## v_tile
module v_tile #(
    parameter width = 16,  
    parameter num_inputs = 4,  
    parameter num_regs = 16,  
    parameter total_inputs = num_inputs + num_inputs  
) (
    input wire clk,
    input wire reset,
    input wire on_off,  
    input wire write_en1,  
    output wire write_rdy1,
    input wire [num_inputs*width-1:0] w_data_in1,  
    output wire write_ack1,
    input wire write_en2,  
    output wire write_rdy2,
    input wire [num_inputs*width-1:0] w_data_in2,  
    output wire write_ack2,
    input wire write_en3,  
    output wire write_rdy3,
    input wire [width-1:0] w_data_in3,
    output wire write_ack3,
    output wire [num_inputs*width-1:0] adder_outputs,  
    output wire [3:0] dest_info,
    output wire adder_ack
);
Size in the first run: roughly 1800 cells after synthesis, ~230 I/O pins, about 12000 sq um of cells after synthesis.
clock: 2.71 ns
lec_check: 0
abc_area: 1
cap_margin: 20
core_margin: 2
core_utilization: 71
cts_cluster_diameter: 376
cts_cluster_size: 95
slew_margin: 20
tns_end_percent: 10
run.sh (not shown) runs the stock make flow with config.mk's settings and CLKGATE_MAP_FILE=.
The first run died in 4_1_cts on DPL-0033.
Edit:
ABC_AREA = unset   (was 1)
CORE_UTILIZATION = 64   (was 71)
CTS_CLUSTER_DIAMETER = unset   (was 376)
CTS_CLUSTER_SIZE = unset   (was 95)
TNS_END_PERCENT = unset   (was 10)
clock period = 6.63 ns   (was 2.71 ns; I/O delays follow)
=> The new run went through all stages and came out clean. Die area grows by 7.2%. Area after synthesis shrinks by 3.2%. Synthesized cell count shrinks by 19%.
Edit:
CORE_UTILIZATION = 40   (was 64)
clock period = 4.35 ns   (was 6.63 ns; I/O delays follow)
=> Final cell count is higher by about a fifth. Clock power is higher by well over a third. Routed wire length went up by a little under a tenth. Clock-buffer cell count is lower by 2. Area after synthesis does not change. Hold slack gets worse by 0.014 ns.

* * *

v_tile again, from the RTL that the note above started with.
export LEC_CHECK = 0
export CAP_MARGIN = 20
export CELL_PAD_IN_SITES_DETAIL_PLACEMENT = 2
export CELL_PAD_IN_SITES_GLOBAL_PLACEMENT = 1
export CORE_ASPECT_RATIO = 0.69
export CORE_MARGIN = 2
export CORE_UTILIZATION = 30
export CTS_CLUSTER_SIZE = 94
export GPL_TIMING_DRIVEN = 0
export MIN_ROUTING_LAYER = met1
export PLACE_DENSITY = 0.57
export SETUP_SLACK_MARGIN = 1.13
export SLEW_MARGIN = 20
export TNS_END_PERCENT = 30
create_clock -name core_clock -period 4.5 [get_ports {clk}]
The first run finished clean.
Then changed:
CELL_PAD_IN_SITES_DETAIL_PLACEMENT = default   (was 2)
CELL_PAD_IN_SITES_GLOBAL_PLACEMENT = default   (was 1)
CORE_ASPECT_RATIO = default   (was 0.69)
CORE_UTILIZATION = 60   (was 30)
CTS_CLUSTER_SIZE = default   (was 94)
GPL_TIMING_DRIVEN = default   (was 0)
MIN_ROUTING_LAYER = default   (was met1)
PLACE_DENSITY = default   (was 0.57)
SETUP_SLACK_MARGIN = default   (was 1.13)
TNS_END_PERCENT = 55   (was 30)
clock period = 3.63 ns   (was 4.5 ns; I/O delays follow)
Effect: The changed run completed, yet does not pass: setup timing; total power climbs by about 20%; setup slack got worse by 0.54 ns; wire length drops by about 20%; clock skew drops by 0.0042 ns.
Then changed:
ABC_AREA = 1   (was default)
CORE_UTILIZATION = 59   (was 60)
CTS_CLUSTER_SIZE = 95   (was default)
TNS_END_PERCENT = 10   (was 55)
clock period = 2.44 ns   (was 3.63 ns; I/O delays follow)
The changed run finished with setup timing left.
Die size increases by 4.9%.
Flip-flop count stays the same.
Area after synthesis rises by 3.3%.
Global-route usage decreases by 0.11 points.
Core utilization decreases by 2.3 points.
Clock power is higher by 55%.
Clock-buffer cell count increases by 6.
Power grows by 55%.
Then changed:
ABC_AREA = default   (was 1)
CORE_UTILIZATION = 40   (was 59)
CTS_CLUSTER_SIZE = default   (was 95)
TNS_END_PERCENT = default   (was 10)
clock period = 4.5 ns   (was 2.44 ns; I/O delays follow)
What happened: The new run ran to the end with no violations. Utilization decreases by 31 points. Clock skew stays flat. Critical path depth decreases by 4. Final cell count went down by roughly a tenth. Sequential cell count stays the same. Clock-buffer cell count fell by 5. Final area drops by a little under a tenth. Global-route usage came out lower by 14 points. Power came out lower by well over a third. Worst setup slack improves by 0.40 ns.
Then changed:
CORE_UTILIZATION = 53   (was 40)
TNS_END_PERCENT = 55   (was default)
clock period = 2.44 ns   (was 4.5 ns; I/O delays follow)
Now the flow finished but fails on setup timing.
Flip-flop count does not change.
Worst setup slack degrades by 1.1 ns.
Via count increases by roughly a tenth.
Routed wire length increases by a quarter to a third.
Critical path depth increases by 1.
Design area rose by about a fifth.

* * *

v_tile again, from the RTL that the note above started with.
clock: 5.92 ns
lec_check: 0
abc_area: 1
cap_margin: 0
cell_pad_in_sites_detail_placement: 0
core_margin: 7
core_utilization: 70
cts_cluster_size: 90
max_routing_layer: met5
setup_slack_margin: 0.83
slew_margin: 40
tns_end_percent: 45
Edit:
- ABC_AREA: 1 -> default
- CAP_MARGIN: 0 -> 20
- CORE_MARGIN: 7 -> 2
- CORE_UTILIZATION: 70 -> 65
- PLACE_DENSITY_LB_ADDON: default -> 0.25
- SETUP_SLACK_MARGIN: 0.83 -> 1.31
- clock period: 5.92 -> 4.74 ns (I/O delays scaled with it)
The changed run completed without violations.
Sequential cell count stays the same.
Total power grows by a quarter to a third.
Synthesized cell count shrinks by about a fifth.
Die area shrinks by roughly a tenth.
Count of clock-buffer cells in the layout shrinks by 6.
Worst hold slack degrades by 0.0056 ns.
Worst setup slack degrades by 0.53 ns.
First-iteration DRC count grows by well over a third.
Via count grows by a little under a tenth.
Global-route usage grows by 4.3 points.
Cell count shrinks by roughly a tenth.

* * *

## run A
Starting RTL as in the previous note.
export LEC_CHECK = 0
export ABC_AREA = 1
export CAP_MARGIN = 20
export CELL_PAD_IN_SITES_DETAIL_PLACEMENT = 2
export CELL_PAD_IN_SITES_GLOBAL_PLACEMENT = 1
export CORE_ASPECT_RATIO = 0.69
export CORE_MARGIN = 2
export CORE_UTILIZATION = 30
export CTS_CLUSTER_SIZE = 94
export GPL_TIMING_DRIVEN = 1
export MIN_ROUTING_LAYER = met1
export PLACE_DENSITY = 0.57
export SETUP_SLACK_MARGIN = 1.13
export SLEW_MARGIN = 20
export TNS_END_PERCENT = 30
create_clock -name core_clock -period 4.5 [get_ports {clk}]
Run A reached the final stage; the timing, DRC and antenna checks on its layout passed.
Setup changes, run A to run B
- CORE_ASPECT_RATIO now 0.75, was 0.69
- MIN_ROUTING_LAYER now met2, was met1
- PLACE_DENSITY now 0.85, was 0.57
- ABC_AREA no longer set, was 1
- GPL_TIMING_DRIVEN now 0, was 1
==> results <==
Relative to run A, run B degrades design area.
Comparing run A against run B, there is no change at all in number of remaining DRC errors.
Between run B and run A, it is run B whose number of logic gates is lower, by 93.
Routed wire length: run B worse than run A
[diff] register-to-register slack, run B relative to run A: regression
Re count of endpoints failing hold in the final timing report: no difference whatsoever between run B and run A.
Type of the setup path with the least slack: input port to flip-flop -> run B, input port to output pin -> run A
Site row count of run B exceeds that of run A by a few percent.
Compared with run A, in run B fraction of the core area covered by cells at the end of the flow grew by 6.0 points; power of the combinational group grew by 9.7%.
Input-level comparison between run C and run B:
- clearing SETUP_SLACK_MARGIN, which used to be 1.13
- clearing CELL_PAD_IN_SITES_GLOBAL_PLACEMENT, which used to be 1
- clearing PLACE_DENSITY, which used to be 0.85
- clearing CELL_PAD_IN_SITES_DETAIL_PLACEMENT, which used to be 2
- swapping 30 for 15 in CORE_UTILIZATION
- clearing TNS_END_PERCENT, which used to be 30
- clearing CORE_ASPECT_RATIO, which used to be 0.75
- clearing GPL_TIMING_DRIVEN, which used to be 0
- clearing MIN_ROUTING_LAYER, which used to be met2
- clearing CTS_CLUSTER_SIZE, which used to be 94
- swapping 4.5 for 4.35 in the clock period (ns, I/O delays scaled along)
Findings:
- Worst-case hold slack: run C lower than run B
- Number of buffers other than clock buffers in the final layout | run C above run B
- Against run B, run C reports a die outline height that is higher.
- Between run B and run C, power is lower for run B, run C comes in above that.
- Run C finished every step from synthesis to the final layout, and the layout passed the timing, DRC and antenna checks.
- Compared with run B, run C shows a number of buffers inserted during clock tree synthesis that is 3 higher.
- In run C, detailed route wirelength on metal3 is lower than in run B.
- Wire length per cell went down by more than half going from run B to run C.
- Run C -> run B: latest clock arrival within the worst-skew pair flat
- Going from run B to run C, final design utilization shrinks by 25 points.
Here is what was changed in the inputs of run D compared with run C.
- a change of CORE_UTILIZATION from 15 to 59
- an added SETUP_SLACK_MARGIN of 0.51
- a change of the clock period (ns, I/O delays scaled along) from 4.35 to 2.97
## What came out
Compared with run C, run D improves die size.
The final reports for run D and run C show post-placement cell area lower in the former.
Of run C and run D, only run C finishes the flow clean.
Run D did not run to completion, as it errored out during global routing.
Reported for run C and run D, cell count after synthesis turned out identical to the last digit.
Half-perimeter wire length after placement | run D below run C
Summary of the comparison: y dimension of the die is lower in run D, relative to run C.
The cell count after placement of run D falls short of that of run C by 741.
Power figures rest on the tool's default switching activity, not on a simulated workload.
